## v8
Design Top, start of the top module:
module Top(
  input         clock,
                reset,
  input  [31:0] io_address,
  input         io_addr_strobe,
  input  [31:0] io_write_data,
  input         io_write_strobe,
  input  [3:0]  io_byte_enable,
  input         io_read_strobe,
  output [31:0] io_read_data,
  input  [15:0] sw,
  output [15:0] led,
  output [7:0]  anode_assert,
  output [6:0]  segs
);
  wire [31:0] _mmioSubsystem_io_fp_rd_data;
  wire        _mcsBridge_io_fp_video_cs;
  wire        _mcsBridge_io_fp_mmio_cs;
  wire        _mcsBridge_io_fp_write;
  wire        _mcsBridge_io_fp_read;
  wire [20:0] _mcsBridge_io_fp_addr;
  wire [31:0] _mcsBridge_io_fp_wr_data;
  mcs_bridge mcsBridge (
    .io_io_address      (io_address),
    .io_io_addr_strobe  (io_addr_strobe),
    .io_io_write_data   (io_write_data),
    .io_io_write_strobe (io_write_strobe),
    .io_io_byte_enable  (io_byte_enable),
    .io_io_read_data    (io_read_data),
    .io_io_read_strobe  (io_read_strobe),
    .io_fp_video_cs     (_mcsBridge_io_fp_video_cs),
    .io_fp_mmio_cs      (_mcsBridge_io_fp_mmio_cs),
    .io_fp_write        (_mcsBridge_io_fp_write),
    .io_fp_read         (_mcsBridge_io_fp_read),
    .io_fp_addr         (_mcsBridge_io_fp_addr),
    .io_fp_wr_data      (_mcsBridge_io_fp_wr_data),
    .io_fp_rd_data      (_mmioSubsystem_io_fp_rd_data)
  );
  mmio_subsystem mmioSubsystem (
    .clock           (clock),
    .reset           (reset),
    .io_fp_video_cs  (_mcsBridge_io_fp_video_cs),
    .io_fp_mmio_cs   (_mcsBridge_io_fp_mmio_cs),
    .io_fp_write     (_mcsBridge_io_fp_write),
    .io_fp_read      (_mcsBridge_io_fp_read),
    .io_fp_addr      (_mcsBridge_io_fp_addr),
  ...
export LEC_CHECK = 0
export CAP_MARGIN = 20
export CELL_PAD_IN_SITES_GLOBAL_PLACEMENT = 0
export CORE_MARGIN = 2
export CORE_UTILIZATION = 72
export CTS_CLUSTER_DIAMETER = 197
export MAX_ROUTING_LAYER = met5
export MIN_ROUTING_LAYER = met1
export PLACE_DENSITY = 0.4
export SETUP_SLACK_MARGIN = 0.1
export SLEW_MARGIN = 20
create_clock -name core_clock -period 1.73 [get_ports {clock}]
run.sh (not shown) runs the stock make flow with config.mk's settings and CLKGATE_MAP_FILE=.
No final results exist for v8, since it was stopped by error DPL-0033 during detailed placement.
Input-level comparison between v6 and v8:
# v8
export LEC_CHECK = 0
export CAP_MARGIN = 20
export CELL_PAD_IN_SITES_GLOBAL_PLACEMENT = 0
export CORE_MARGIN = 2
export CORE_UTILIZATION = 72
export CTS_CLUSTER_DIAMETER = 197
export MAX_ROUTING_LAYER = met5
export MIN_ROUTING_LAYER = met1
export PLACE_DENSITY = 0.4
export SETUP_SLACK_MARGIN = 0.1
export SLEW_MARGIN = 20
create_clock -name core_clock -period 1.73 [get_ports {clock}]
# v6
export LEC_CHECK = 0
export CAP_MARGIN = 20
export CELL_PAD_IN_SITES_GLOBAL_PLACEMENT = 0
export CORE_MARGIN = 2
export CORE_UTILIZATION = 66
export MAX_ROUTING_LAYER = met4
export MIN_ROUTING_LAYER = met1
export SLEW_MARGIN = 20
create_clock -name core_clock -period 3.82 [get_ports {clock}]
Results
The flow for v6 finished, though final verification flagged setup timing. Compared with v8, v6 shows a starting utilization of the core area that is 6.0 points lower. Going from v8 to v6, number of flops mapped to enable cells by yosys did not really move, number of placement rows went up, overall die area went up.
Input changes introduced in v13 (baseline for comparison: v6):
# v6
export LEC_CHECK = 0
export CAP_MARGIN = 20
export CELL_PAD_IN_SITES_GLOBAL_PLACEMENT = 0
export CORE_MARGIN = 2
export CORE_UTILIZATION = 66
export MAX_ROUTING_LAYER = met4
export MIN_ROUTING_LAYER = met1
export SLEW_MARGIN = 20
create_clock -name core_clock -period 3.82 [get_ports {clock}]
# v13
export LEC_CHECK = 0
export CAP_MARGIN = 20
export CORE_MARGIN = 2
export CORE_UTILIZATION = 66
export SLEW_MARGIN = 20
create_clock -name core_clock -period 1.06 [get_ports {clock}]
==> results <==
v13: aborted in clock tree synthesis (tool error)
[compare] base=v6 new=v13: Yosys chip area was more or less identical; number of placed instances with taps included went up by 283; post-placement worst setup slack went down by 2.07 ns; HPWL after detailed placement went up by 44%.
Relative to v13, the following input files were edited for v31:
# v13
export LEC_CHECK = 0
export CAP_MARGIN = 20
export CORE_MARGIN = 2
export CORE_UTILIZATION = 66
export SLEW_MARGIN = 20
create_clock -name core_clock -period 1.06 [get_ports {clock}]
# v31
export LEC_CHECK = 0
export ABC_AREA = 1
export CAP_MARGIN = 20
export CORE_MARGIN = 2
export CORE_UTILIZATION = 72
export PLACE_DENSITY_LB_ADDON = 0.04
export SETUP_SLACK_MARGIN = 0.27
export SLEW_MARGIN = 20
create_clock -name core_clock -period 0.995 [get_ports {clock}]
## What came out
- v13 and v31: no clean run
- v31 did not finish; the tool stopped in detailed placement with error DPL-0038.
- v13 did not make it past clock tree synthesis, where a tool error ended it.
- The lower final weighted congestion of routability-driven global placement of v13 and v31 is in v13.
- Looking at area reported by Yosys stat, v31 sits about 8% above v13.
- Compared with v13, v31 shows a lower placeable core region.
- Looking at synthesized area across v13 and v31, the one that comes out higher is v31.
- Taking v13 as the reference, in v31 initial standard-cell utilization of the core higher; total die area -about 1.2%; multiplexer share of the synthesized area shrank by 3.7 points; x dimension of the die saw a decrease.
- v31 against v13; total nets after synthesis is up by more than 10%.
- In the metrics for v13 and v31, the one carrying the higher total cells reported by yosys after synthesis is v31.
- v31 vs v13, post-synthesis instance total went up by about 26%.
